<file path="design/flow/config.mk">
export PLATFORM = sky130hd
export DESIGN_NAME = ALU_Top
export DESIGN_NICKNAME = ALU_Top
export VERILOG_FILES = /design/flow/design.v
export SDC_FILE = /design/flow/constraint.sdc
export NUM_CORES = 4
export LEC_CHECK = 0
export ABC_AREA = 1
export CAP_MARGIN = 20
export CELL_PAD_IN_SITES_DETAIL_PLACEMENT = 1
export CELL_PAD_IN_SITES_GLOBAL_PLACEMENT = 0
export CORE_ASPECT_RATIO = 1.38
export CORE_MARGIN = 8
export CORE_UTILIZATION = 15
export CTS_CLUSTER_SIZE = 35
export GPL_ROUTABILITY_DRIVEN = 0
export MAX_ROUTING_LAYER = met5
export MIN_ROUTING_LAYER = met1
export PLACE_DENSITY_LB_ADDON = 0.02
export SETUP_SLACK_MARGIN = 5.0
export SLEW_MARGIN = 30
export TNS_END_PERCENT = 5
</file>
<file path="design/flow/constraint.sdc">
create_clock -name core_clock -period 68.2 [get_ports {CLK}]
set_input_delay 13.6400 -clock core_clock [delete_from_list [all_inputs] [get_ports {CLK}]]
set_output_delay 13.6400 -clock core_clock [all_outputs]
set_load 0.01 [all_outputs]
</file>
<file path="design/flow/design.v">
module DECODER(
input  wire [3:2] ALU_FUN,
output reg Arith_Enable,
output reg Logic_Enable,
output reg CMP_Enable, 
output reg Shift_Enable
);
always @(*)
   begin
     Arith_Enable   = 1'b0;
	 Logic_Enable = 1'b0;
	 CMP_Enable   = 1'b0;
	 Shift_Enable = 1'b0;
     case(ALU_FUN)
	     2'b00 : Arith_Enable = 1'b1;
	     2'b01 : Logic_Enable = 1'b1;
	     2'b10 : CMP_Enable   = 1'b1;
	     2'b11 : Shift_Enable = 1'b1;
	  endcase
   end 
 endmodule
module ARITHMETIC_UNIT #(parameter width = 16 , Arith_width = width + width )(
input wire signed [width-1:0] A,
input wire signed [width-1:0] B, 
input wire [1:0] ALU_FUN,
input wire Arith_Enable,
input wire CLK,
input wire RST,
output reg signed [Arith_width-1:0] Arith_OUT,
output reg        Carry_OUT,
output reg        Arith_Flag
);
reg [Arith_width-1:0] Arith_OUT0;
reg                   Carry_OUT0;
reg                   Arith_Flag0;
always @(posedge CLK, negedge RST)
  begin 
    if(!RST)
	 begin
	    Arith_OUT <= 'b0;
		Carry_OUT <= 16'b0;
		Arith_Flag<= 1'b0;
	 end
	else
	 begin
	    Arith_OUT <= Arith_OUT0;
		if(Arith_Enable)
		  Carry_OUT <= Carry_OUT0;
		Arith_Flag<= Arith_Flag0;
	 end
  end
always @(*)
  begin
     if(Arith_Enable)
	 begin
	     Arith_Flag0 = 1'b1;
	     case(ALU_FUN)
		     2'b00 : {Carry_OUT0,Arith_OUT0} = A+B;
			 2'b01 : {Carry_OUT0,Arith_OUT0} = A-B;
			 2'b10 : {Carry_OUT0,Arith_OUT0} = A*B;
			 2'b11 : {Carry_OUT0,Arith_OUT0} = (B == 0) ? 1'sb0 : A/B;
		  endcase
	 end
	 else
	   begin
	     Arith_OUT0  = 'b0;
		 Carry_OUT0  = 1'b0;
		 Arith_Flag0 = 1'b0;
	   end
  end
endmodule
module LOGIC_UNIT #(parameter width = 16 , Logic_width = width)(
input wire  [width-1:0] A,
input wire  [width-1:0] B, 
input wire [1:0] ALU_FUN,
input wire Logic_Enable,
input wire CLK,
input wire RST,
output reg [Logic_width-1:0] Logic_OUT,
output reg         Logic_Flag
);
reg [Logic_width-1:0] Logic_OUT0; 
reg                   Logic_Flag0 ;
always @(posedge CLK, negedge RST)
  begin
    if(!RST)
	 begin
	    Logic_OUT <= 'b0;
		Logic_Flag<= 1'b0;
	 end
	else
	 begin
	  Logic_OUT <= Logic_OUT0;
		Logic_Flag<= Logic_Flag0;
	 end
  end
always @(*)
  begin
     if(Logic_Enable)
	 begin
	     Logic_Flag0 = 1'b1;
	     case(ALU_FUN)
		   2'b00 : Logic_OUT0 = A&B;
			 2'b01 : Logic_OUT0 = A|B;
			 2'b10 : Logic_OUT0 = ~(A&B);
			 2'b11 : Logic_OUT0 = ~(A|B);
		  endcase
	 end
	 else
	   begin
	     Logic_OUT0  = 'b0;
		 Logic_Flag0 = 1'b0;
	   end
  end
endmodule
module CMP_UNIT #(parameter width = 16 , CMP_width   = width )(
input wire  [width-1:0] A,
input wire  [width-1:0] B, 
input wire [1:0] ALU_FUN,
input wire CMP_Enable,
input wire CLK,
input wire RST,
output reg [CMP_width-1:0] CMP_OUT,
output reg         CMP_Flag
);
reg [CMP_width-1:0] CMP_OUT0;
reg                 CMP_Flag0 ;
reg [CMP_width-1:0] EQ ;
reg [CMP_width-1:0] GR ; 
reg [CMP_width-1:0] LW;
always @(posedge CLK , negedge RST)
  begin
    if(!RST)
	 begin
	    CMP_OUT <= 'b0;
		CMP_Flag<= 1'b0;
	 end
	else
	 begin
	    CMP_OUT <= CMP_OUT0;
		CMP_Flag<= CMP_Flag0;
	 end
  end
always @(*)
  begin
     if(A==B)
       EQ ='b1;
     else 
       EQ ='b0;
     if(A>B)
       GR ='b10;
     else 
       GR ='b0;
     if(A<B)
       LW ='b11;
     else 
       LW ='b0;
     if(CMP_Enable)
	   begin
	     CMP_Flag0 = 1'b1;
	     case(ALU_FUN)
		     2'b00 : CMP_OUT0 = 'b0;
			 2'b01 : CMP_OUT0 = EQ;
			 2'b10 : CMP_OUT0 = GR;
			 2'b11 : CMP_OUT0 = LW;
		  endcase
	   end
	 else
	   begin
	     CMP_OUT0  = 'b0;
		 CMP_Flag0 = 1'b0;
	   end
  end
endmodule
module SHIFT_UNIT #(parameter width = 16 , Shift_width = width)(
input wire  [width-1:0] A,
input wire  [width-1:0] B, 
input wire [1:0] ALU_FUN,
input wire Shift_Enable,
input wire CLK,
input wire RST,
output reg [Shift_width-1:0] Shift_OUT,
output reg         Shift_Flag
);
reg [Shift_width-1:0] Shift_OUT0;
reg                   Shift_Flag0 ;
always @(posedge CLK, negedge RST)
  begin
    if(!RST)
	 begin
	    Shift_OUT <= 'b0;
		Shift_Flag<= 1'b0;
	 end
	else
	 begin
	    Shift_OUT <= Shift_OUT0;
		Shift_Flag<= Shift_Flag0;
	 end
  end
always @(*)
  begin
     if(Shift_Enable)
	 begin
	     Shift_Flag0 = 1'b1;
	     case(ALU_FUN)
		     2'b00 : Shift_OUT0 = A>>1'b1;
			 2'b01 : Shift_OUT0 = A<<1'b1;
			 2'b10 : Shift_OUT0 = B>>1'b1;
			 2'b11 : Shift_OUT0 = B<<1'b1;
		  endcase
	 end
	 else
	   begin
	     Shift_OUT0  = 'b0;
		 Shift_Flag0 = 1'b0;
	   end
  end
endmodule
module ALU_Top #(parameter width = 16 ,
                   Arith_width = width + width ,
                   Logic_width = width,	
                   CMP_width   = width,
                   Shift_width = width)(
input wire [width-1:0] A,
input wire [width-1:0] B,
input wire CLK,
input wire RST,
input wire [3:0] ALU_FUN,
output wire [Arith_width-1:0]  Arith_OUT,
output wire                    Carry_OUT,
output wire                    Arith_Flag,
output wire [Logic_width-1:0]  Logic_OUT,  
output wire                    Logic_Flag,
output wire [CMP_width-1:0]    CMP_OUT,    
output wire                    CMP_Flag,
output wire [Shift_width-1:0]  Shift_OUT,
output wire                    Shift_Flag
);
wire Arith_Enable ,Logic_Enable , CMP_Enable , Shift_Enable;
DECODER u_decoder(
.ALU_FUN(ALU_FUN[3:2]),
.Arith_Enable(Arith_Enable),
.Logic_Enable(Logic_Enable),
.CMP_Enable(CMP_Enable),
.Shift_Enable(Shift_Enable)
);
ARITHMETIC_UNIT #(.width(width),.Arith_width(Arith_width)) u_arithmatic(
.A(A),
.B(B),
.ALU_FUN(ALU_FUN[1:0]),
.CLK(CLK),
.RST(RST),
.Arith_Enable(Arith_Enable),
.Arith_OUT(Arith_OUT),
.Carry_OUT(Carry_OUT),
.Arith_Flag(Arith_Flag)
);
LOGIC_UNIT #(.width(width),.Logic_width(Logic_width)) u_logic(
.A(A),
.B(B),
.ALU_FUN(ALU_FUN[1:0]),
.CLK(CLK),
.RST(RST),
.Logic_Enable(Logic_Enable),
.Logic_OUT(Logic_OUT),
.Logic_Flag(Logic_Flag)
);
CMP_UNIT #(.width(width),.CMP_width(CMP_width)) u_cmp(
.A(A),
.B(B),
.ALU_FUN(ALU_FUN[1:0]),
.CLK(CLK),
.RST(RST),
.CMP_Enable(CMP_Enable),
.CMP_OUT(CMP_OUT),
.CMP_Flag(CMP_Flag)
);
SHIFT_UNIT #(.width(width),.Shift_width(Shift_width)) u_shift(
.A(A),
.B(B),
.ALU_FUN(ALU_FUN[1:0]),
.CLK(CLK),
.RST(RST),
.Shift_Enable(Shift_Enable),
.Shift_OUT(Shift_OUT),
.Shift_Flag(Shift_Flag)
);
endmodule
</file>
<file path="design/flow/run.sh">
#!/bin/bash
# the make line also repeats each setting of config.mk as NAME=value (left out here)
make -C /OpenROAD-flow-scripts/flow DESIGN_CONFIG=/design/flow/config.mk WORK_HOME=/design/flow/orfs CLKGATE_MAP_FILE= finish
</file>
==> Slide: Implementation Results, run 1 <==
Implementation Results

Timing
  – Final Max Tran Viols: 0
  – Hold Fails Final Rpt: 0
  – Count of final setup violators: 33
  – Max Freq: 0.0123 GHz
  – Fin crit period: 81.28 ns
  – Final WS setup: -13.08 ns
  – Tcrit/Tclk final: 119%
  – Worst-margin pin slew: 1.12 ns
  – Setup Skew: 0 ns
  – Fin Hold WS: 0.664 ns
  – RSZ-0062 raised after global routing: yes
  – Worst slew margin: 24.6%

Clock tree
  – CTS tree: yes
  – Num CTS Buffers: 9
  – Clock Tree Root: clkbuf_16
  – Clock Latency Late Sink: 0.45 ns
  – H-tree lvl count: 3
  – Clock tree buffer depth: 2
  – Clk sinks: 71
  – Clock slew at reported path FFs: 0.09 ns

Floorplan
  – Row count: 236
  – DIE WIDTH: 481 µm
  – Fp util: 15.0%
  – Chip height: 658 µm
  – Area of the core: 299000 µm²
  – Die ar.: 317000 µm²
  – # IOs: 123

Logic synthesis
  – Post-Syn Instances: 6984
  – Top cells by count: nand2_1 (1781), inv_1 (1206), ha_1 (695), a21oi_1 (620), nor2_1 (341)
  – Xor/xnor share: 7.83%
  – Post-synth top area share: 19.4%
  – Most common reg cell: dfrtp_1
  – Multiplexer share: 0.209%
  – Post-synth regs: 71
  – Yosys stat chip area: 44900 µm²
  – # Cells Yosys: 6984
  – Syn avg cell area: 6.42 µm²
  – Post-synth EDFFs: 0
  – Top area cell types: ha_1 (19%), nand2_1 (15%), fa_1 (12%)
  – Aoi share: 17.3%
  – Synth Warn #: 5
  – Async S/R FF share, synth: 100%
  – Cell with the most instances after synthesis: nand2_1
  – Post-synth design cell area: 44900 µm²
  – Comb area leader: adder cells
  – FA/HA/MAJ Cells, Area Fraction: 31.2%
  – Yosys top cell by area: ha_1
  – Synth Area in Simple Gates: 26.2%
  – Post-synth seq share: 3.96%
  – Unique cell types: 85

Setup path
  – R2R Setup Slk: 67.46 ns
  – Worst Path Arrival: 81.66 ns
  – CP Capture Type: register
  – Bufs and invs on worst path: 144
  – Max incr delay on CP: 0.42 ns
  – Number of cells on the critical path: 582
  – Crit Path Category: input pin to register
  – FF-to-FF End: u_arithmatic.Carry_OUT
  – Critical-path top delay cell: clkdlybuf4s50_1
  – CP top delay family: simple AND/OR/NAND/NOR gates
  – CP required: 68.58 ns
  – Worst Setup SP: B[1]
  – CP startpoint kind: input pin
  – FF-to-FF path depth: 2
  – Worst-path maximum fanout: 14
  – CP endpoint: u_arithmatic.Arith_OUT[30]
  – RR Startpoint: u_arithmatic.Carry_OUT
  – Cell seen most often among critical-path stages: nand2_2

Placement
  – DP Area: 67300 µm²
  – Dpl hpwl: 207000 µm
  – Port Buffers: 108
  – DP Worst Slack: -20.02 ns
  – Dpl cells: 13144

Routing
  – WL per Instance: 18.2 µm
  – WL final: 245000 µm
  – Via count: 53348
  – Residual DRC count: 0
  – Initial DRC count: 1455
  – DR pass1 iterations: 5
  – ANT nets after route: 0
  – Vias/cell: 3.98

Final layout
  – Area growth, synth to finish: 60.8%
  – Net count, final: 10478
  – Finished Layout Cells: 13418
  – Final Cell Area: 72100 µm²

Worst hold path
  – Hold Crit Start: u_arithmatic.Carry_OUT
  – Min-delay worst type: register to register
  – Worst Hold End: u_arithmatic.Carry_OUT
  – Hold depth: 2

Outcome
  – SO Viols: setup timing
  – Run status: finished with violations

Global routing
  – Remaining global-route overflow: 0
  – GRT Util Overall: 15.1%
  – Wire length of the first global-routing pass: 364000 µm
  – Vias in the first global route: 58404
  – Largest net degree at the start of global routing: 46
  – Initial antenna violation count: 16

Flow run
  – Tool Warnings: 63
  – Max Cap Viol: 0
[final cells by class]
| cell class | count | area (µm²) |
|---|---|---|
| multi-input combinational | 5627 | 40700 |
| clock buffer | 10 | 239 |
| timing repair buffer | 2510 | 19700 |
| clock inverter | 6 | 90.1 |
| antenna | 5 | 12.5 |
| fill | 36622 | 226000 |
| tap | 3927 | 4910 |
| sequential | 71 | 1780 |
| inverter | 1262 | 4810 |
[what timing repair did]
item                       4_1_cts  5_1_grt
gates resized                  271      347
pin swaps                      173      290
buffers inserted               174       76
setup endpoints to repair       33       33
gates cloned                     2        1
hold buffers                     0        0
[per-layer routing]
layer	vias up	share of wire, %	GRT usage, %	wire length [µm]
li1	27155	-	-	-
met1	25807	45	19.1	111000
met2	320	52	29.1	128000
met3	66	1.5	0.844	3710
met4	0	0.79	1.28	1940
met5	-	0	0	0
[per-stage QoR]
step	util [%]	TNS, ns
3_5_place_dp	22.6	-627.74
4_1_cts	23.5	-475.49
2_1_floorplan	-	-342.78
3_3_place_gp	22.6	-591.97
5_1_grt	24.2	-606.13
6_report	24.2	-409.39
==> run 2, diff against run 1 <==
Settings changed: CAP_MARGIN 20 to 0, CELL_PAD_IN_SITES_DETAIL_PLACEMENT 1 to 0, CELL_PAD_IN_SITES_GLOBAL_PLACEMENT 0 to default, CORE_ASPECT_RATIO 1.38 to 0.81, CORE_MARGIN 8 to 2, CORE_UTILIZATION 15 to 56, CTS_CLUSTER_SIZE 35 to default, GPL_ROUTABILITY_DRIVEN 0 to default, GPL_TIMING_DRIVEN from default to 1, HOLD_SLACK_MARGIN from default to 0.3, MAX_ROUTING_LAYER met5 to default, MIN_ROUTING_LAYER met1 to default, PLACE_DENSITY_LB_ADDON 0.02 to 0.08, SETUP_SLACK_MARGIN 5.0 to default, SLEW_MARGIN 30 to 20, TNS_END_PERCENT 5 to 50.
Clock period 68.2 ns to 69.0 ns, I/O delays scaled along.
==> run 2 against run 1 <==
The layout fails its checks (capacitance limit, slew limit, setup timing). Non-clock buffer count shrank 199. Register-to-register slack improved by 0.92 ns. First-iteration DRC count rose to 5.3 times the previous value. Core utilization is 63 points higher. Global-route usage is 28 points higher. Cell area shrank 4.2%. Sequential share of layout area increased by 0.11 points.
==> Slide: Implementation Results, run 2 <==
Implementation Results

Timing
  – RSZ-0062 raised after global routing: yes
  – Worst-margin pin slew: 1.62 ns (+0.501 ns)
  – Final WS setup: -15.57 ns (-2.49 ns)
  – Hold Fails Final Rpt: 0 (unchanged)
  – Setup Skew: 0 ns (unchanged)
  – Tcrit/Tclk final: 123% (+3.4 points)
  – Worst slew margin: -8.87% (-33 points)
  – Count of final setup violators: 33 (unchanged)
  – Max Freq: 0.0118 GHz
  – Final Max Tran Viols: 13 (+13)
  – Fin crit period: 84.57 ns

Logic synthesis
  – Synth Area in Simple Gates: 26.2% (unchanged)
  – Comb area leader: adder cells
  – Unique cell types: 85 (unchanged)
  – Synth Warn #: 5 (unchanged)
  – Async S/R FF share, synth: 100% (unchanged)
  – Top cells by count: nand2_1 (1781), inv_1 (1206), ha_1 (695), a21oi_1 (620), nor2_1 (341)
  – Syn avg cell area: 6.42 µm² (unchanged)
  – Xor/xnor share: 7.83% (unchanged)
  – Post-synth top area share: 19.4% (unchanged)
  – FA/HA/MAJ Cells, Area Fraction: 31.2% (unchanged)
  – Yosys stat chip area: 44900 µm² (unchanged)
  – Post-synth design cell area: 44900 µm² (unchanged)
  – Post-synth seq share: 3.96% (unchanged)
  – Post-synth EDFFs: 0 (unchanged)
  – Post-Syn Instances: 6984 (unchanged)
  – Most common reg cell: dfrtp_1
  – Cell with the most instances after synthesis: nand2_1
  – Top area cell types: ha_1 (19%), nand2_1 (15%), fa_1 (12%)
  – Yosys top cell by area: ha_1
  – # Cells Yosys: 6984 (unchanged)
  – Multiplexer share: 0.209% (unchanged)
  – Post-synth regs: 71 (unchanged)
  – Aoi share: 17.3% (unchanged)

Clock tree
  – Clock Latency Late Sink: 0.38 ns (-0.07 ns)
  – Clock Tree Root: clkbuf_16
  – Hold-fix buffers, CTS: 0 (unchanged)
  – Clock slew at reported path FFs: 0.07 ns (-0.02 ns)
  – CTS tree: yes
  – Clock tree buffer depth: 2 (unchanged)
  – H-tree lvl count: 3 (unchanged)
  – Clk sinks: 71 (unchanged)
  – Num CTS Buffers: 9 (unchanged)

Final layout
  – Area growth, synth to finish: 54.0%
  – Net count, final: 10285 (-1.8%)
  – FILL cells: 4222 (-88%)
  – Final core occ: 87.1% (+63 points)

Setup path
  – R2R Setup Slk: 68.38 ns (+0.92 ns)
  – Cell seen most often among critical-path stages: nand2_2
  – CP endpoint: u_arithmatic.Arith_OUT[30]
  – CP Capture Type: register
  – CP top delay family: simple AND/OR/NAND/NOR gates
  – FF-to-FF End: u_arithmatic.Carry_OUT
  – Crit Path Category: input pin to register
  – FF-to-FF path depth: 2 (unchanged)
  – Number of cells on the critical path: 576 (-1.0%)
  – Critical-path top delay cell: or3b_1
  – Bufs and invs on worst path: 102 (-29%)
  – Worst Setup SP: B[1]
  – Max incr delay on CP: 0.39 ns (-0.03 ns)
  – RR Startpoint: u_arithmatic.Carry_OUT
  – CP startpoint kind: input pin
  – Worst-path maximum fanout: 16 (+2)
  – CP required: 69.23 ns (+0.65 ns)
  – Worst Path Arrival: 84.80 ns (+3.14 ns)

Flow run
  – Tool Warnings: 63 (unchanged)
  – Max Cap Viol: 1 (+1)

Routing
  – Residual DRC count: 0 (unchanged)
  – WL per Instance: 21.0 µm (+15%)
  – Initial DRC count: 7705 (+430%)
  – WL final: 218000 µm (-11%)
  – Via count: 61397 (+15%)
  – Vias/cell: 5.93 (+49%)
  – DR pass1 iterations: 12 (+7)
  – ANT nets after route: 0 (unchanged)

Global routing
  – Remaining global-route overflow: 0 (unchanged)
  – Initial antenna violation count: 10 (-6)
  – Vias in the first global route: 54389 (-6.9%)
  – GRT Util Overall: 42.8% (+28 points)
  – Largest net degree at the start of global routing: 72 (+57%)
  – Wire length of the first global-routing pass: 283000 µm (-22%)

Worst hold path
  – Worst Hold End: u_arithmatic.Carry_OUT
  – Min-delay worst type: register to register
  – Hold Crit Start: u_arithmatic.Carry_OUT
  – Hold depth: 2 (unchanged)

Floorplan
  – Row count: 93 (-61%)
  – Chip height: 259 µm (-61%)
  – Area of the core: 79400 µm² (-73%)
  – # IOs: 123 (unchanged)
  – Fp util: 56.5% (+41 points)
  – Die ar.: 82400 µm² (-74%)
  – DIE WIDTH: 318 µm (-34%)

Placement
  – Port Buffers: 108 (unchanged)
  – GP Congestion: 1.04
  – Dpl hpwl: 142000 µm (-32%)

Outcome
  – SO Viols: capacitance limit, slew limit, setup timing
  – Run status: finished with violations
[run 2: cell type report]
type	instances	area [µm²]	area share [%]
repair inverters	5	41.3	0.0598
multi-input cells	5628	42800	62.0
clock buffers	9	225	0.326
clock inverters	7	85.1	0.123
repair buffers	2311	17900	25.9
flip-flops and latches	71	1780	2.57
inverters	1262	4880	7.07
well taps	1045	1310	1.89
diodes	8	20.0	0.0290
[run 2: through the flow]
step | std cells | area (µm²) | hold WS [ns] | TNS (ns) | setup slack, ns
finish | 10346 | 69100 | 0.503 | -490.77 | -15.57
global route | 10338 | 69100 | 0.516 | -578.12 | -18.21
CTS | 10119 | 64300 | 0.496 | -323.90 | -10.47
detailed placement | 9946 | 62000 | 0.480 | -425.50 | -13.68
global placement | 9946 | 62000 | 0.469 | -324.26 | -10.63
floorplan | 7166 | 47200 | 0.516 | -262.02 | -8.63
[run 2: repair_timing]
item / in CTS / in global routing
buffers inserted: 154 / 221
setup endpoints to repair: 33 / 33
pin swaps: 184 / 633
gates resized: 209 / 783
cloned: 3 / 4
[run 2: layer usage]
metal  share of wire [%]  track usage [%]  up-vias
li1                    -                -    26848
met1                  36             56.3    27991
met2                  42             68.3     4879
met3                  14             9.23     1671
met4                 8.4             17.1        8
met5               0.026                0        -
==> run 3, diff against run 2 <==
Settings changed: ABC_AREA 1 to default, CAP_MARGIN 0 to 20, CELL_PAD_IN_SITES_DETAIL_PLACEMENT 0 to default, CORE_ASPECT_RATIO 0.81 to default, CORE_UTILIZATION 56 to 40, GPL_TIMING_DRIVEN 1 to default, HOLD_SLACK_MARGIN 0.3 to default, PLACE_DENSITY_LB_ADDON 0.08 to default, SETUP_SLACK_MARGIN from default to 5.0, TNS_END_PERCENT 50 to default.
Clock period 69.0 ns to 92.7 ns, I/O delays scaled along.
==> run 3 against run 2 <==
The run now finishes clean. Via count down 17%. Clock-buffer cell count unchanged. Setup slack better by 23 ns. Routed wire length down 9.7%. Sequential cell count unchanged. Area after synthesis up 3.4%. Synthesized cell count down 10%. Non-clock buffer count down 1787. Largest cell class unchanged. Highest routed layer is now met4.
==> Slide: Implementation Results, run 3 <==
Implementation Results

Outcome
  – Run status: timing/DRC/antenna clean

Routing
  – Vias/cell: 6.12 (+3.1%)
  – Via count: 50709 (-17%)
  – DR pass1 iterations: 9 (-3)
  – ANT nets after route: 0 (unchanged)
  – Residual DRC count: 0 (unchanged)
  – WL per Instance: 23.7 µm (+13%)
  – Initial DRC count: 4738 (-39%)
  – WL final: 196000 µm (-9.7%)

Worst hold path
  – Worst Hold End: u_arithmatic.Carry_OUT
  – Hold Crit Start: u_arithmatic.Carry_OUT
  – Min-delay worst type: register to register
  – Hold depth: 2 (unchanged)

Floorplan
  – DIE WIDTH: 345 µm (+8.2%)
  – # IOs: 123 (unchanged)
  – Fp util: 40.4% (-16 points)
  – Row count: 124 (+33%)
  – Die ar.: 119000 µm² (+44%)
  – Area of the core: 115000 µm² (+44%)
  – Chip height: 345 µm (+33%)

Logic synthesis
  – Post-synth regs: 71 (unchanged)
  – Most common reg cell: dfrtp_1
  – Yosys stat chip area: 46400 µm² (+3.4%)
  – Syn avg cell area: 7.38 µm² (+15%)
  – Async S/R FF share, synth: 100% (unchanged)
  – Cell with the most instances after synthesis: ha_1
  – FA/HA/MAJ Cells, Area Fraction: 30.1% (-1.0 points)
  – Post-synth seq share: 3.83% (-0.13 points)
  – Unique cell types: 113 (+33%)
  – Comb area leader: adder cells
  – Yosys top cell by area: ha_1
  – Synth Warn #: 5 (unchanged)
  – Post-synth EDFFs: 0 (unchanged)
  – # Cells Yosys: 6281 (-10%)
  – Post-Syn Instances: 6281 (-10%)
  – Synth Area in Simple Gates: 21.0% (-5.2 points)
  – Post-synth design cell area: 46400 µm² (+3.4%)
  – Aoi share: 27.2% (+9.9 points)
  – Top cells by count: ha_1 (695), nand2_1 (629), nor2_1 (591), inv_1 (486), a21oi_1 (470)
  – Top area cell types: ha_1 (19%), fa_1 (11%), xnor2_1 (5.8%)
  – Xor/xnor share: 8.82% (+0.99 points)
  – Multiplexer share: 2.97% (+2.8 points)
  – Post-synth top area share: 18.8% (-0.64 points)

Final layout
  – Final core occ: 48.3% (-39 points)
  – Net count, final: 7769 (-24%)
  – FILL cells: 11489 (+170%)
  – Area growth, synth to finish: 19.4%

Setup path
  – R2R Setup Slk: 91.80 ns (+23.42 ns)
  – Worst Path Arrival: 85.29 ns (+0.49 ns)
  – FF-to-FF path depth: 2 (unchanged)
  – Crit Path Category: input pin to register
  – Critical-path top delay cell: or4_1
  – CP required: 92.86 ns (+23.63 ns)
  – Cell seen most often among critical-path stages: ha_1
  – Bufs and invs on worst path: 39 (-62%)
  – CP endpoint: u_arithmatic.Arith_OUT[20]
  – CP startpoint kind: input pin
  – FF-to-FF End: u_arithmatic.Carry_OUT
  – Worst Setup SP: B[6]
  – Max incr delay on CP: 0.61 ns (+0.22 ns)
  – CP Capture Type: register
  – Number of cells on the critical path: 314 (-45%)
  – Worst-path maximum fanout: 34 (+18)
  – CP top delay family: AND-OR/OR-AND gates
  – RR Startpoint: u_arithmatic.Carry_OUT

Clock tree
  – H-tree lvl count: 3 (unchanged)
  – Clk sinks: 71 (unchanged)
  – CTS tree: yes
  – Clock slew at reported path FFs: 0.08 ns (about the same)
  – Clock Tree Root: clkbuf_16
  – Clock tree buffer depth: 2 (unchanged)
  – Hold-fix buffers, CTS: 0 (unchanged)
  – Clock Latency Late Sink: 0.38 ns (about the same)
  – Num CTS Buffers: 9 (unchanged)

Timing
  – RSZ-0062 raised after global routing: no
  – Worst slew margin: 22.1% (+31 points)
  – Tcrit/Tclk final: 91.8% (-31 points)
  – Fin crit period: 85.14 ns
  – Final Max Tran Viols: 0 (-13)
  – Max Freq: 0.0117 GHz
  – Setup Skew: 0 ns (unchanged)
  – Count of final setup violators: 0 (-100%)
  – Hold Fails Final Rpt: 0 (unchanged)
  – Final WS setup: 7.56 ns (+23.14 ns)
  – Setup TNS: 0 ns (+490.77 ns)
  – Worst-margin pin slew: 1.16 ns (-0.463 ns)

Placement
  – Dpl hpwl: 154000 µm (+8.9%)
  – GP Congestion: 1.03 (-0.70%)
  – DP Worst Slack: -2.62 ns (+11.06 ns)
  – Port Buffers: 108 (unchanged)

Global routing
  – GRT Util Overall: 31.7% (-11 points)
  – Largest net degree at the start of global routing: 65 (-9.7%)
  – Remaining global-route overflow: 0 (unchanged)
  – Initial antenna violation count: 0 (-10)
  – Wire length of the first global-routing pass: 291000 µm (+2.6%)
  – Vias in the first global route: 47691 (-12%)

Flow run
  – Tool Warnings: 60 (-4.8%)
  – Max Cap Viol: 0 (-1)
run 3: area by class of cell:
class | count | area [µm²] | area share (%)
Multi-Input combinational cell | 5669 | 45100 | 81.4
Timing Repair Buffer | 524 | 4460 | 8.05
Tap cell | 1512 | 1890 | 3.42
Inverter | 497 | 1870 | 3.38
Sequential cell | 71 | 1780 | 3.21
Clock buffer | 9 | 225 | 0.407
Clock inverter | 7 | 55.1 | 0.0994
Antenna cell | 2 | 5.00 | 0.00904
run 3: stage by stage:
step | hold WS, ns | area (µm²) | cells
6_report | 0.795 | 55400 | 8291
5_1_grt | 0.822 | 55400 | 8289
4_1_cts | 0.746 | 52500 | 8174
3_5_place_dp | 0.735 | 51400 | 8129
3_3_place_gp | 0.719 | 51400 | 8129
2_1_floorplan | 0.545 | 47200 | 6463
run 3: repair_timing:
action                     in CTS  in global routing
gates resized                 154                426
pin swaps                      24                124
setup endpoints to repair      33                 33
buffers inserted               29                109
cloned                          0                  6
run 3: metal layers:
layer  up-vias  track usage [%]  part of all wire (%)
met5         -                0                     0
met4         0             11.6                   4.4
met3       427             5.84                    10
met2      2463             48.8                    42
met1     24366             44.0                    43
li1      23453                -                     -
==> run 4, diff against run 3 <==
Settings changed: ABC_AREA from default to 1, CAP_MARGIN 20 to 0, CELL_PAD_IN_SITES_DETAIL_PLACEMENT from default to 0, CORE_ASPECT_RATIO from default to 0.81, CORE_UTILIZATION 40 to 65, CTS_CLUSTER_DIAMETER from default to 359, CTS_CLUSTER_SIZE from default to 85, GPL_TIMING_DRIVEN from default to 1, MAX_ROUTING_LAYER from default to met4, PLACE_DENSITY_LB_ADDON from default to 0.08, SETUP_SLACK_MARGIN 5.0 to default, TNS_END_PERCENT from default to 45.
Clock period 92.7 ns to 163.0 ns, I/O delays scaled along.
==> run 4 against run 3 <==
Cell area decreased by 14%. Setup slack improved by 36 ns. Worst hold slack got worse by 0.25 ns. Via count decreased by 9.3%. Sequential share of layout area increased by 0.54 points. First-iteration DRC count decreased by 3.8%. Critical path depth increased by 231. Clock skew unchanged. Highest routed layer unchanged. Global-route usage increased by 9.5 points. Sequential cell count unchanged.
==> Slide: Implementation Results, run 4 <==
Implementation Results

Timing
  – RSZ-0062 raised after global routing: no
  – Fin crit period: 119.73 ns
  – Max Freq: 0.00835 GHz
  – Tcrit/Tclk final: 73.5% (-18 points)
  – Final Max Tran Viols: 0 (unchanged)
  – Setup Skew: 0 ns (unchanged)
  – Setup TNS: 0 ns (unchanged)
  – Worst slew margin: 13.7% (-8.4 points)
  – Count of final setup violators: 0 (unchanged)
  – Worst-margin pin slew: 1.28 ns (+0.125 ns)
  – Hold Fails Final Rpt: 0 (unchanged)

Clock tree
  – Clk sinks: 71 (unchanged)
  – Clock tree buffer depth: 2 (unchanged)
  – Post_cts resized: 0 (-100%)
  – Clock Latency Late Sink: 0.38 ns (about the same)
  – Clock slew at reported path FFs: 0.08 ns (about the same)
  – H-tree lvl count: 3 (unchanged)
  – Clock Tree Root: clkbuf_16
  – CTS tree: yes
  – Num CTS Buffers: 9 (unchanged)
  – Setup Fix Bufs, Post-CTS: 0 (-100%)
  – Hold-fix buffers, CTS: 0 (unchanged)

Logic synthesis
  – FA/HA/MAJ Cells, Area Fraction: 31.2% (+1.0 points)
  – Syn avg cell area: 6.42 µm² (-13%)
  – Xor/xnor share: 7.83% (-0.99 points)
  – Top cells by count: nand2_1 (1781), inv_1 (1206), ha_1 (695), a21oi_1 (620), nor2_1 (341)
  – Synth Area in Simple Gates: 26.2% (+5.2 points)
  – # Cells Yosys: 6984 (+11%)
  – Synth Warn #: 5 (unchanged)
  – Post-synth top area share: 19.4% (+0.64 points)
  – Comb area leader: adder cells
  – Aoi share: 17.3% (-9.9 points)
  – Post-synth regs: 71 (unchanged)
  – Post-synth EDFFs: 0 (unchanged)
  – Most common reg cell: dfrtp_1
  – Top area cell types: ha_1 (19%), nand2_1 (15%), fa_1 (12%)
  – Yosys top cell by area: ha_1
  – Post-synth design cell area: 44900 µm² (-3.3%)
  – Post-Syn Instances: 6984 (+11%)
  – Cell with the most instances after synthesis: nand2_1
  – Unique cell types: 85 (-25%)
  – Yosys stat chip area: 44900 µm² (-3.3%)
  – Multiplexer share: 0.209% (-2.8 points)
  – Async S/R FF share, synth: 100% (unchanged)
  – Post-synth seq share: 3.96% (+0.13 points)

Worst hold path
  – Hold Crit Start: u_arithmatic.Carry_OUT
  – Worst Hold End: u_arithmatic.Carry_OUT
  – Hold depth: 2 (unchanged)
  – Min-delay worst type: register to register

Setup path
  – CP Capture Type: register
  – CP required: 163.30 ns (+70.44 ns)
  – FF-to-FF End: u_arithmatic.Carry_OUT
  – CP startpoint kind: input pin
  – Cell seen most often among critical-path stages: nand2_1
  – R2R Setup Slk: 162.35 ns (+70.55 ns)
  – Worst Setup SP: B[0]
  – Number of cells on the critical path: 545 (+74%)
  – Bufs and invs on worst path: 81 (+110%)
  – Worst-path maximum fanout: 41 (+21%)
  – Critical-path top delay cell: inv_1
  – FF-to-FF path depth: 2 (unchanged)
  – CP top delay family: AND-OR/OR-AND gates
  – RR Startpoint: u_arithmatic.Carry_OUT
  – CP endpoint: u_arithmatic.Arith_OUT[30]
  – Crit Path Category: input pin to register
  – Max incr delay on CP: 0.98 ns (+0.37 ns)
  – Worst Path Arrival: 120.03 ns (+34.74 ns)

Routing
  – Initial DRC count: 4556 (-3.8%)
  – Residual DRC count: 0 (unchanged)
  – ANT nets after route: 0 (unchanged)
  – WL per Instance: 17.7 µm (-25%)
  – DR pass1 iterations: 8 (-1)
  – Via count: 45996 (-9.3%)
  – Vias/cell: 5.69 (-6.9%)
  – WL final: 143000 µm (-27%)

Global routing
  – Vias in the first global route: 42350 (-11%)
  – Remaining global-route overflow: 0 (unchanged)
  – Largest net degree at the start of global routing: 72 (+11%)
  – Wire length of the first global-routing pass: 225000 µm (-23%)
  – Initial antenna violation count: 3 (+3)
  – GRT Util Overall: 41.2% (+9.5 points)

Floorplan
  – # IOs: 123 (unchanged)
  – Die ar.: 71100 µm² (-40%)
  – Row count: 86 (-31%)
  – Area of the core: 68100 µm² (-41%)
  – DIE WIDTH: 296 µm (-14%)
  – Fp util: 65.9% (+25 points)
  – Chip height: 240 µm (-30%)

Final layout
  – Area growth, synth to finish: 5.68%
  – FILL cells: 6129 (-47%)
  – Final core occ: 69.6% (+21 points)
  – Net count, final: 8148 (+4.9%)
  – Final Cell Area: 47400 µm² (-14%)

Placement
  – GP Congestion: 1.05 (+1.7%)
  – DP Area: 47100 µm² (-8.4%)
  – Dpl hpwl: 114000 µm (-26%)
  – Port Buffers: 108 (unchanged)

Flow run
  – Tool Warnings: 60 (unchanged)
  – Max Cap Viol: 0 (unchanged)

Outcome
  – Run status: timing/DRC/antenna clean
[run 4: routing by layer]
metal,up-vias,track usage [%],routed length [µm]
li1,22524,-,-
met1,20887,55.8,61600
met2,2199,61.1,59800
met3,386,8.07,16300
met4,0,14.1,5620
met5,-,-,0
[run 4: metrics by stage]
step / setup WS [ns] / cells / hold WS, ns
3_5_place_dp: 44.35 / 8064 / 0.514
4_1_cts: 44.55 / 8080 / 0.531
3_3_place_gp: 47.69 / 8064 / 0.504
2_1_floorplan: 60.69 / 7166 / 0.516
5_1_grt: 33.37 / 8082 / 0.550
6_report: 43.27 / 8082 / 0.543
[run 4: cell type report]
class	instances	area, µm²	share of cell area [%]
tap	924	1160	2.44
clock buffer	9	225	0.475
antenna	2	5.00	0.0106
inverter	1262	4750	10.0
sequential	71	1780	3.75
multi-input combinational	5627	37800	79.7
clock inverter	7	86.3	0.182
timing repair buffer	180	1620	3.42
==> run 5, diff against run 4 <==
Settings changed: ABC_AREA 1 to default, CORE_UTILIZATION 65 to 56, CTS_CLUSTER_DIAMETER 359 to default, CTS_CLUSTER_SIZE 85 to default, MAX_ROUTING_LAYER met4 to default, TNS_END_PERCENT 45 to 50.
Clock period 163.0 ns to 101.0 ns, I/O delays scaled along.
==> run 5 against run 4 <==
Still clean. Sequential cell count unchanged. Non-clock buffer count increased by 98. Setup slack worse by 40 ns. Critical endpoint is now u_arithmatic.Arith_OUT[22]. Critical path type unchanged.
==> Slide: Implementation Results, run 5 <==
Implementation Results

Outcome
  – Run status: timing/DRC/antenna clean

Logic synthesis
  – Aoi share: 27.2% (+9.9 points)
  – FA/HA/MAJ Cells, Area Fraction: 30.1% (-1.0 points)
  – Unique cell types: 113 (+33%)
  – Post-Syn Instances: 6281 (-10%)
  – Post-synth regs: 71 (unchanged)
  – Comb area leader: adder cells
  – Post-synth design cell area: 46400 µm² (+3.4%)
  – Yosys top cell by area: ha_1
  – Cell with the most instances after synthesis: ha_1
  – Xor/xnor share: 8.82% (+0.99 points)
  – Synth Warn #: 5 (unchanged)
  – # Cells Yosys: 6281 (-10%)
  – Top area cell types: ha_1 (19%), fa_1 (11%), xnor2_1 (5.8%)
  – Yosys stat chip area: 46400 µm² (+3.4%)
  – Syn avg cell area: 7.38 µm² (+15%)
  – Async S/R FF share, synth: 100% (unchanged)
  – Most common reg cell: dfrtp_1
  – Post-synth seq share: 3.83% (-0.13 points)
  – Top cells by count: ha_1 (695), nand2_1 (629), nor2_1 (591), inv_1 (486), a21oi_1 (470)
  – Synth Area in Simple Gates: 21.0% (-5.2 points)
  – Multiplexer share: 2.97% (+2.8 points)
  – Post-synth top area share: 18.8% (-0.64 points)
  – Post-synth EDFFs: 0 (unchanged)

Timing
  – Fin crit period: 97.28 ns
  – Count of final setup violators: 0 (unchanged)
  – Worst slew margin: 22.5% (+8.8 points)
  – Worst-margin pin slew: 1.15 ns (-0.131 ns)
  – Hold Fails Final Rpt: 0 (unchanged)
  – Max Freq: 0.0103 GHz
  – Final Max Tran Viols: 0 (unchanged)
  – Setup TNS: 0 ns (unchanged)
  – Final WS setup: 3.72 ns (-39.55 ns)
  – Tcrit/Tclk final: 96.3% (+23 points)
  – Setup Skew: 0 ns (unchanged)

Setup path
  – R2R Setup Slk: 100.22 ns (-62.13 ns)
  – FF-to-FF path depth: 2 (unchanged)
  – Bufs and invs on worst path: 34 (-58%)
  – FF-to-FF End: u_arithmatic.Carry_OUT
  – Worst Path Arrival: 97.49 ns (-22.54 ns)
  – RR Startpoint: u_arithmatic.Carry_OUT
  – Crit Path Category: input pin to register
  – CP endpoint: u_arithmatic.Arith_OUT[22]
  – Number of cells on the critical path: 310 (-43%)
  – CP required: 101.20 ns (-62.10 ns)
  – CP top delay family: AND-OR/OR-AND gates
  – Max incr delay on CP: 0.75 ns (-0.23 ns)
  – Worst Setup SP: B[1]
  – Critical-path top delay cell: nor2_1
  – CP startpoint kind: input pin
  – Worst-path maximum fanout: 34 (-17%)
  – Cell seen most often among critical-path stages: ha_1
  – CP Capture Type: register

Floorplan
  – Area of the core: 81600 µm² (+20%)
  – Fp util: 56.8% (-9.0 points)
  – Die ar.: 85100 µm² (+20%)
  – DIE WIDTH: 324 µm (+9.4%)
  – Chip height: 263 µm (+9.4%)
  – Row count: 94 (+9.3%)
  – # IOs: 123 (unchanged)

Global routing
  – Met3 Use GR: 10.7% (+2.6 points)
  – Largest net degree at the start of global routing: 72 (unchanged)
  – GRT Util Overall: 41.9% (+0.73 points)
  – Initial antenna violation count: 4 (+1)
  – Remaining global-route overflow: 0 (unchanged)
  – Wire length of the first global-routing pass: 279000 µm (+24%)
  – Global Route met2 Usage: 59.4% (-1.7 points)
  – GR peak layer: met1
  – Global routing usage on met1: 61.7% (+5.9 points)
  – Vias in the first global route: 46424 (+9.6%)

Worst hold path
  – Min-delay worst type: register to register
  – Worst Hold End: u_arithmatic.Carry_OUT
  – Hold depth: 2 (unchanged)
  – Hold Crit Start: u_arithmatic.Carry_OUT

Placement
  – Port Buffers: 108 (unchanged)
  – GP Congestion: 1.05 (-0.18%)
  – Dpl hpwl: 146000 µm (+28%)
  – DP Worst Slack: -0.622 ns (-44.97 ns)

Clock tree
  – Clock Tree Root: clkbuf_16
  – Clock slew at reported path FFs: 0.08 ns (about the same)
  – Clock Latency Late Sink: 0.37 ns (about the same)
  – Hold-fix buffers, CTS: 0 (unchanged)
  – Num CTS Buffers: 9 (unchanged)
  – H-tree lvl count: 3 (unchanged)
  – Clk sinks: 71 (unchanged)
  – CTS tree: yes
  – Clock tree buffer depth: 2 (unchanged)

Flow run
  – Max Cap Viol: 0 (unchanged)
  – Tool Warnings: 60 (unchanged)

Routing
  – WL per Instance: 24.0 µm (+36%)
  – ANT nets after route: 0 (unchanged)
  – WL final: 184000 µm (+28%)
  – DR pass1 iterations: 8 (unchanged)
  – Via count: 50107 (+8.9%)
  – Initial DRC count: 6236 (+37%)
  – Residual DRC count: 0 (unchanged)
  – Vias/cell: 6.56 (+15%)

Final layout
  – Area growth, synth to finish: 9.40%
  – Net count, final: 7520 (-7.7%)
-- run 5: per-layer routing --
layer  part of all wire [%]  up-vias
met3                     14      447
met4                    3.7        2
li1                       -    22936
met1                     43    23608
met5                 0.0065        -
met2                     40     3114
-- run 5: layout make-up --
| type | instances | area [µm²] |
|---|---|---|
| fillers | 7782 | 30900 |
| inverters | 497 | 1870 |
| diodes | 2 | 5.00 |
| clock buffers | 9 | 225 |
| clock inverters | 7 | 109 |
| well taps | 1104 | 1380 |
| flip-flops and latches | 71 | 1780 |
| repair buffers | 278 | 2440 |
| multi-input cells | 5666 | 42900 |
-- run 5: metrics by stage --
stage	utilization, %	instances	hold slack (ns)	area (µm²)
after global routing	62.2	7632	0.696	50700
final	62.2	7634	0.677	50700
after detailed placement	61.2	7609	0.656	50000
after floorplan	-	6463	0.545	47100
after CTS	61.7	7625	0.690	50300
after global placement	61.2	7609	0.655	50000
-- run 5: what timing repair did --
action / 4_1_cts / 5_1_grt
setup endpoints to repair: 11 / 33
gates resized: 4 / 75
buffers inserted: 0 / 6
pin swaps: 0 / 6
==> run 6, diff against run 5 <==
Settings changed: ABC_AREA from default to 1, CAP_MARGIN 0 to 40, CELL_PAD_IN_SITES_DETAIL_PLACEMENT 0 to default, CORE_ASPECT_RATIO 0.81 to default, CORE_UTILIZATION 56 to 72, CTS_CLUSTER_DIAMETER from default to 392, CTS_CLUSTER_SIZE from default to 100, GPL_TIMING_DRIVEN 1 to default, PLACE_DENSITY from default to 0.38, PLACE_DENSITY_LB_ADDON 0.08 to default, SETUP_SLACK_MARGIN from default to 3.66, TNS_END_PERCENT 50 to 40.
Clock period 101.0 ns to 100.0 ns, I/O delays scaled along.
==> run 6 against run 5 <==
Still clean on timing, DRC and antenna. Area after synthesis shrank 3.3%. First-iteration DRC count decreased by 17%. Die size shrank 24%. Setup slack improved by 3.5 ns. Synthesized cell count grew 11%. Cell area up 0.17%. Via count is 0.79% lower. Critical endpoint is now u_arithmatic.Arith_OUT[30].
==> Slide: Implementation Results, run 6 <==
Implementation Results

Logic synthesis
  – Post-Syn Instances: 6984 (+11%)
  – # Cells Yosys: 6984 (+11%)
  – Top area cell types: ha_1 (19%), nand2_1 (15%), fa_1 (12%)
  – Comb area leader: adder cells
  – Post-synth regs: 71 (unchanged)
  – Post-synth design cell area: 44900 µm² (-3.3%)
  – Multiplexer share: 0.209% (-2.8 points)
  – Top cells by count: nand2_1 (1781), inv_1 (1206), ha_1 (695), a21oi_1 (620), nor2_1 (341)
  – Cell with the most instances after synthesis: nand2_1
  – Xor/xnor share: 7.83% (-0.99 points)
  – Synth Warn #: 5 (unchanged)
  – Async S/R FF share, synth: 100% (unchanged)
  – Post-synth EDFFs: 0 (unchanged)
  – Yosys stat chip area: 44900 µm² (-3.3%)
  – Syn avg cell area: 6.42 µm² (-13%)
  – Post-synth top area share: 19.4% (+0.64 points)
  – Aoi share: 17.3% (-9.9 points)
  – Post-synth seq share: 3.96% (+0.13 points)
  – Unique cell types: 85 (-25%)
  – FA/HA/MAJ Cells, Area Fraction: 31.2% (+1.0 points)
  – Synth Area in Simple Gates: 26.2% (+5.2 points)
  – Yosys top cell by area: ha_1
  – Most common reg cell: dfrtp_1

Routing
  – Residual DRC count: 0 (unchanged)
  – ANT nets after route: 0 (unchanged)
  – Via count: 49712 (-0.79%)
  – Initial DRC count: 5189 (-17%)
  – DR pass1 iterations: 9 (+1)
  – WL per Instance: 20.2 µm (-16%)
  – WL final: 165000 µm (-10%)
  – Vias/cell: 6.07 (-7.5%)

Clock tree
  – Num CTS Buffers: 9 (unchanged)
  – Hold-fix buffers, CTS: 0 (unchanged)
  – CTS tree: yes
  – Clock slew at reported path FFs: 0.06 ns (-0.02 ns)
  – Clock Latency Late Sink: 0.37 ns (about the same)
  – H-tree lvl count: 3 (unchanged)
  – Clock Tree Root: clkbuf_16
  – Clk sinks: 71 (unchanged)
  – Clock tree buffer depth: 2 (unchanged)

Timing
  – Final WS setup: 7.27 ns (+3.55 ns)
  – Tcrit/Tclk final: 92.7% (-3.6 points)
  – Fin crit period: 92.73 ns
  – Worst-margin pin slew: 0.951 ns (-0.202 ns)
  – Final Max Tran Viols: 0 (unchanged)
  – Count of final setup violators: 0 (unchanged)
  – Fin Hold WS: 0.598 ns (-0.0791 ns)
  – Setup Skew: 0 ns (unchanged)
  – RSZ-0062 raised after global routing: no
  – Max Freq: 0.0108 GHz
  – Hold Fails Final Rpt: 0 (unchanged)
  – Worst slew margin: 36.6% (+14 points)

Setup path
  – CP top delay family: simple AND/OR/NAND/NOR gates
  – Max incr delay on CP: 0.49 ns (-0.26 ns)
  – R2R Setup Slk: 99.31 ns (-0.91 ns)
  – Crit Path Category: input pin to register
  – Cell seen most often among critical-path stages: nand2_1
  – Worst-path maximum fanout: 30 (-12%)
  – Bufs and invs on worst path: 86 (+150%)
  – RR Startpoint: u_arithmatic.Carry_OUT
  – Worst Setup SP: B[0]
  – Worst Path Arrival: 92.94 ns (-4.55 ns)
  – CP Capture Type: register
  – CP endpoint: u_arithmatic.Arith_OUT[30]
  – FF-to-FF path depth: 2 (unchanged)
  – CP startpoint kind: input pin
  – Number of cells on the critical path: 572 (+85%)
  – Critical-path top delay cell: o21ai_1
  – CP required: 100.20 ns (-1.00 ns)
  – FF-to-FF End: u_arithmatic.Carry_OUT

Floorplan
  – # IOs: 123 (unchanged)
  – Row count: 91 (-3.2%)
  – Fp util: 72.8% (+16 points)
  – Area of the core: 61600 µm² (-25%)
  – Die ar.: 64300 µm² (-24%)
  – Chip height: 254 µm (-3.6%)
  – DIE WIDTH: 254 µm (-22%)

Placement
  – Port Buffers: 108 (unchanged)
  – DP Area: 47300 µm² (-5.4%)
  – DP Worst Slack: -1.83 ns (-1.21 ns)
  – GP Congestion: 1.08 (+3.4%)
  – Dpl hpwl: 121000 µm (-17%)
  – Dpl cells: 8000 (+5.1%)

Global routing
  – GRT Util Overall: 48.2% (+6.3 points)
  – Remaining global-route overflow: 0 (unchanged)
  – Wire length of the first global-routing pass: 242000 µm (-13%)
  – Largest net degree at the start of global routing: 44 (-39%)
  – Vias in the first global route: 45701 (-1.6%)
  – Initial antenna violation count: 7 (+3)

Worst hold path
  – Min-delay worst type: register to register
  – Hold depth: 2 (unchanged)
  – Worst Hold End: u_arithmatic.Carry_OUT
  – Hold Crit Start: u_arithmatic.Carry_OUT

Flow run
  – Tool Warnings: 62 (+3.3%)
  – Max Cap Viol: 0 (unchanged)

Final layout
  – FILL cells: 4397 (-43%)
  – Final core occ: 82.5% (+20 points)
  – Net count, final: 8333 (+11%)
  – Finished Layout Cells: 8184 (+7.2%)
  – Area growth, synth to finish: 13.3%
  – Final Cell Area: 50800 µm² (+0.17%)

Outcome
  – Run status: timing/DRC/antenna clean
-- run 6: cell type report --
cell class / count / area, µm² / share of cell area (%)
repair buffers: 356 / 3330 / 6.54
well taps: 837 / 1050 / 2.06
inverters: 1262 / 4820 / 9.49
repair inverters: 3 / 22.5 / 0.0443
diodes: 6 / 15.0 / 0.0295
clock buffers: 11 / 253 / 0.497
multi-input cells: 5633 / 39500 / 77.8
flip-flops and latches: 71 / 1780 / 3.50
clock inverters: 5 / 37.5 / 0.0739
-- run 6: timing repair --
item | 4_1_cts | 5_1_grt
endpoints found under the hold margin | 0 | 0
gates cloned | 3 | 10
endpoints found under the setup margin | 33 | 33
setup buffers | 26 | 119
pin swaps | 14 | 155
resized | 77 | 423
-- run 6: metal layers --
layer  wire length (µm)  global-route usage, %
met1              58000                   56.8
met2              68600                   73.9
met3              20600                   11.9
met4              18100                   40.9
met5                 16                      0
-- run 6: metrics by stage --
step	setup TNS (ns)
3_5_place_dp	-29.60
2_1_floorplan	0
3_3_place_gp	0
5_1_grt	0
4_1_cts	0
6_report	0
==> run 7, diff against run 6 <==
Settings changed: CAP_MARGIN 40 to 15, CORE_UTILIZATION 72 to 58, CTS_CLUSTER_DIAMETER 392 to 329, CTS_CLUSTER_SIZE 100 to 72, PLACE_DENSITY 0.38 to default, SETUP_SLACK_MARGIN 3.66 to default, TNS_END_PERCENT 40 to 5.
Clock period 100.0 ns to 80.3 ns, I/O delays scaled along.
==> run 7 against run 6 <==
The layout now fails its checks (setup timing). Routed wire length increased by 13%. Non-clock buffer count increased by 1892. Critical path depth increased by 4. Clock skew unchanged. Global-route usage decreased by 7.5 points. First-iteration DRC count increased by 3.8%. Synthesized cell count unchanged. Core utilization increased by 4.0 points. Cell area increased by 30%. Setup slack got worse by 16 ns.
==> Slide: Implementation Results, run 7 <==
Implementation Results

Logic synthesis
  – Aoi share: 17.3% (unchanged)
  – Cell with the most instances after synthesis: nand2_1
  – FA/HA/MAJ Cells, Area Fraction: 31.2% (unchanged)
  – Xor/xnor share: 7.83% (unchanged)
  – Syn avg cell area: 6.42 µm² (unchanged)
  – Post-synth seq share: 3.96% (unchanged)
  – Multiplexer share: 0.209% (unchanged)
  – Top area cell types: ha_1 (19%), nand2_1 (15%), fa_1 (12%)
  – Post-synth regs: 71 (unchanged)
  – Post-synth EDFFs: 0 (unchanged)
  – Synth Area in Simple Gates: 26.2% (unchanged)
  – Comb area leader: adder cells
  – Async S/R FF share, synth: 100% (unchanged)
  – Unique cell types: 85 (unchanged)
  – Most common reg cell: dfrtp_1
  – Synth Warn #: 5 (unchanged)
  – # Cells Yosys: 6984 (unchanged)
  – Post-synth top area share: 19.4% (unchanged)
  – Yosys top cell by area: ha_1
  – Post-Syn Instances: 6984 (unchanged)
  – Post-synth design cell area: 44900 µm² (unchanged)
  – Yosys stat chip area: 44900 µm² (unchanged)
  – Top cells by count: nand2_1 (1781), inv_1 (1206), ha_1 (695), a21oi_1 (620), nor2_1 (341)

Floorplan
  – # IOs: 123 (unchanged)
  – Row count: 101 (+11%)
  – DIE WIDTH: 282 µm (+11%)
  – Area of the core: 76200 µm² (+24%)
  – Fp util: 58.9% (-14 points)
  – Die ar.: 79600 µm² (+24%)
  – Chip height: 282 µm (+11%)

Timing
  – Max Freq: 0.0113 GHz
  – Count of final setup violators: 33 (+33)
  – Setup Skew: 0 ns (unchanged)
  – Fin crit period: 88.57 ns
  – RSZ-0062 raised after global routing: yes
  – Final WS setup: -8.27 ns (-15.54 ns)
  – Fin Hold WS: 0.559 ns (-0.0391 ns)
  – Final Max Tran Viols: 0 (unchanged)
  – Hold Fails Final Rpt: 0 (unchanged)
  – Worst slew margin: 24.4% (-12 points)
  – Worst-margin pin slew: 1.13 ns (+0.176 ns)
  – Tcrit/Tclk final: 110% (+18 points)

Setup path
  – R2R Setup Slk: 79.64 ns (-19.67 ns)
  – Worst-path maximum fanout: 13 (-57%)
  – RR Startpoint: u_arithmatic.Carry_OUT
  – Worst Path Arrival: 88.83 ns (-4.11 ns)
  – Critical-path top delay cell: clkdlybuf4s50_1
  – Max incr delay on CP: 0.42 ns (-0.07 ns)
  – FF-to-FF path depth: 2 (unchanged)
  – CP startpoint kind: input pin
  – CP Capture Type: register
  – Bufs and invs on worst path: 105 (+22%)
  – Cell seen most often among critical-path stages: nand2_1
  – CP required: 80.56 ns (-19.64 ns)
  – Crit Path Category: input pin to register
  – Number of cells on the critical path: 576 (+0.70%)
  – Worst Setup SP: B[2]
  – CP top delay family: simple AND/OR/NAND/NOR gates
  – FF-to-FF End: u_arithmatic.Carry_OUT
  – CP endpoint: u_arithmatic.Carry_OUT

Global routing
  – Wire length of the first global-routing pass: 263000 µm (+8.8%)
  – Initial antenna violation count: 11 (+4)
  – Remaining global-route overflow: 0 (unchanged)
  – Largest net degree at the start of global routing: 63 (+43%)
  – GRT Util Overall: 40.8% (-7.5 points)
  – Vias in the first global route: 54052 (+18%)

Final layout
  – FILL cells: 4577 (+4.1%)
  – Area growth, synth to finish: 47.0%
  – Net count, final: 10218 (+23%)
  – Final core occ: 86.5% (+4.0 points)
  – Finished Layout Cells: 10260 (+25%)
  – Gate Area: 40300 µm² (+1.9%)
  – FF/Latch Area: 1780 µm² (unchanged)

Outcome
  – SO Viols: setup timing
  – Run status: finished with violations

Clock tree
  – Clock Tree Root: clkbuf_16
  – Clock slew at reported path FFs: 0.06 ns (about the same)
  – Clock tree buffer depth: 2 (unchanged)
  – Num CTS Buffers: 9 (unchanged)
  – Clk sinks: 71 (unchanged)
  – CTS tree: yes
  – Clock Latency Late Sink: 0.37 ns (about the same)
  – Hold-fix buffers, CTS: 0 (unchanged)
  – H-tree lvl count: 3 (unchanged)

Routing
  – WL final: 186000 µm (+13%)
  – Via count: 57817 (+16%)
  – DR pass1 iterations: 10 (+1)
  – Vias/cell: 5.64 (-7.2%)
  – Residual DRC count: 0 (unchanged)
  – WL per Instance: 18.1 µm (-10%)
  – Initial DRC count: 5387 (+3.8%)
  – ANT nets after route: 0 (unchanged)

Placement
  – Dpl hpwl: 128000 µm (+5.6%)
  – Port Buffers: 108 (unchanged)
  – Dpl cells: 9914 (+24%)
  – GP Congestion: 0.994 (-8.2%)

Worst hold path
  – Worst Hold End: u_arithmatic.Carry_OUT
  – Min-delay worst type: register to register
  – Hold depth: 2 (unchanged)
  – Hold Crit Start: u_arithmatic.Carry_OUT

Flow run
  – Tool Warnings: 65 (+4.8%)
  – Max Cap Viol: 0 (unchanged)
run 7: layout make-up:
| type | count | area share (%) |
|---|---|---|
| clock buffer | 9 | 0.341 |
| multi-input combinational | 5627 | 61.1 |
| sequential | 71 | 2.69 |
| clock inverter | 6 | 0.142 |
| inverter | 1262 | 7.30 |
| tap | 1030 | 1.95 |
| antenna | 5 | 0.0190 |
| timing repair buffer | 2248 | 26.4 |
| timing repair inverter | 2 | 0.0266 |
run 7: per-layer routing:
metal,global-route usage [%],up-vias,part of all wire (%)
met5,0,-,0.013
met4,24.1,4,8.4
met3,8.20,1241,11
met2,68.3,3354,45
met1,48.2,26531,36
li1,-,26687,-
run 7: per-stage QoR:
stage          setup TNS, ns  cell area, µm²  setup WS (ns)
6_report             -252.35           66000          -8.27
3_3_place_gp          -63.80           61000          -2.62
4_1_cts               -52.76           63500          -2.22
2_1_floorplan         -23.93           46200          -1.42
5_1_grt              -377.03           65900         -12.16
3_5_place_dp         -153.63           61000          -5.43
run 7: what timing repair did:
action,in CTS,in global routing
endpoints found under the setup margin,33,33
gates cloned,1,3
resized,162,391
hold endpoints to repair,0,0
pin swaps,172,336
setup buffers,217,107
==> run 8, diff against run 7 <==
Settings changed: CAP_MARGIN 15 to 20, CTS_CLUSTER_SIZE 72 to default.
Clock period 80.3 ns to 68.5 ns, I/O delays scaled along.
==> run 8 against run 7 <==
The layout still fails its checks (setup timing). Cell count down 0.33%. Die size unchanged. Clock-buffer cell count unchanged. Largest cell class unchanged.
==> Slide: Implementation Results, run 8 <==
Implementation Results

Clock tree
  – Num CTS Buffers: 9 (unchanged)
  – Clock tree buffer depth: 2 (unchanged)
  – H-tree lvl count: 3 (unchanged)
  – Clock slew at reported path FFs: 0.06 ns (about the same)
  – CTS tree: yes

Final layout
  – Net count, final: 10188 (-0.29%)
  – FILL cells: 4647 (+1.5%)
  – Finished Layout Cells: 10226 (-0.33%)
  – Area growth, synth to finish: 45.9%

Routing
  – Via count: 56954 (-1.5%)
  – WL final: 180000 µm (-3.6%)
  – Initial DRC count: 4890 (-9.2%)
  – DR pass1 iterations: 11 (+1)
  – Vias/cell: 5.57 (-1.2%)
  – ANT nets after route: 0 (unchanged)

Setup path
  – Cell seen most often among critical-path stages: nand2_1
  – Worst-path maximum fanout: 14 (+1)
  – CP startpoint kind: input pin
  – Worst Path Arrival: 85.28 ns (-3.55 ns)
  – Crit Path Category: input pin to register
  – FF-to-FF End: u_arithmatic.Carry_OUT
  – Max incr delay on CP: 0.42 ns (about the same)
  – CP top delay family: simple AND/OR/NAND/NOR gates
  – Critical-path top delay cell: clkdlybuf4s50_1

Global routing
  – Vias in the first global route: 54771 (+1.3%)
  – Remaining global-route overflow: 0 (unchanged)
  – Wire length of the first global-routing pass: 265000 µm (+0.75%)
  – Largest net degree at the start of global routing: 72 (+14%)
  – Initial antenna violation count: 6 (-5)

Timing
  – Worst slew margin: 28.3% (+3.9 points)
  – Count of final setup violators: 33 (unchanged)
  – Fin Hold WS: 0.595 ns (+0.0363 ns)
  – Max Freq: 0.0118 GHz
  – Hold Fails Final Rpt: 0 (unchanged)
  – Tcrit/Tclk final: 124% (+14 points)
  – Final WS setup: -16.52 ns (-8.25 ns)
  – Worst-margin pin slew: 1.06 ns (-0.0625 ns)
  – Final Max Tran Viols: 0 (unchanged)

Logic synthesis
  – Post-synth design cell area: 44900 µm² (unchanged)
  – Comb area leader: adder cells
  – Yosys stat chip area: 44900 µm² (unchanged)
  – Aoi share: 17.3% (unchanged)
  – Multiplexer share: 0.209% (unchanged)
  – Async S/R FF share, synth: 100% (unchanged)
  – Syn avg cell area: 6.42 µm² (unchanged)
  – Yosys top cell by area: ha_1
  – Post-synth seq share: 3.96% (unchanged)
  – Xor/xnor share: 7.83% (unchanged)
  – FA/HA/MAJ Cells, Area Fraction: 31.2% (unchanged)
  – Unique cell types: 85 (unchanged)

Floorplan
  – DIE WIDTH: 282 µm (unchanged)
  – Die ar.: 79600 µm² (unchanged)
  – Chip height: 282 µm (unchanged)

Placement
  – Dpl hpwl: 129000 µm (+0.31%)
  – Port Buffers: 108 (unchanged)
  – Dpl cells: 9923 (+0.091%)
  – GP Congestion: 0.995 (about the same)

Worst hold path
  – Min-delay worst type: register to register
  – Worst Hold End: u_arithmatic.Carry_OUT

Outcome
  – SO Viols: setup timing
  – Run status: finished with violations

Flow run
  – Max Cap Viol: 0 (unchanged)
==> run 8: area by class of cell <==
| type | instances | area [µm²] | share of cell area (%) |
|---|---|---|---|
| antenna | 1 | 2.50 | 0.00382 |
| clock buffer | 9 | 225 | 0.344 |
| clock inverter | 6 | 93.8 | 0.143 |
| inverter | 1262 | 4810 | 7.34 |
| multi-input combinational | 5627 | 40000 | 61.2 |
| sequential | 71 | 1780 | 2.71 |
| tap | 1030 | 1290 | 1.97 |
| timing repair buffer | 2219 | 17200 | 26.3 |
| timing repair inverter | 1 | 8.76 | 0.0134 |
==> run 8: stage by stage <==
stage / area (µm²) / setup WS [ns] / TNS, ns
after floorplan: 46200 / -10.86 / -334.86
after global routing: 65500 / -20.57 / -658.95
after CTS: 63600 / -10.98 / -341.58
final: 65500 / -16.52 / -527.60
after detailed placement: 61000 / -14.60 / -458.54
after global placement: 61000 / -12.18 / -378.20
==> run 8: what timing repair did <==
action                                  CTS  global route
endpoints found under the setup margin   33            33
resized                                 221           266
gates cloned                              1             2
setup buffers                           196            89
pin swaps                               195           237
hold buffers                              0             0
==> run 8: routing by layer <==
metal	track usage (%)	wire length (µm)	share of wire (%)
met3	9.31	18200	10
met2	69.8	81300	45
met5	0	58	0.032
met4	20.9	13700	7.6
met1	48.1	66300	37
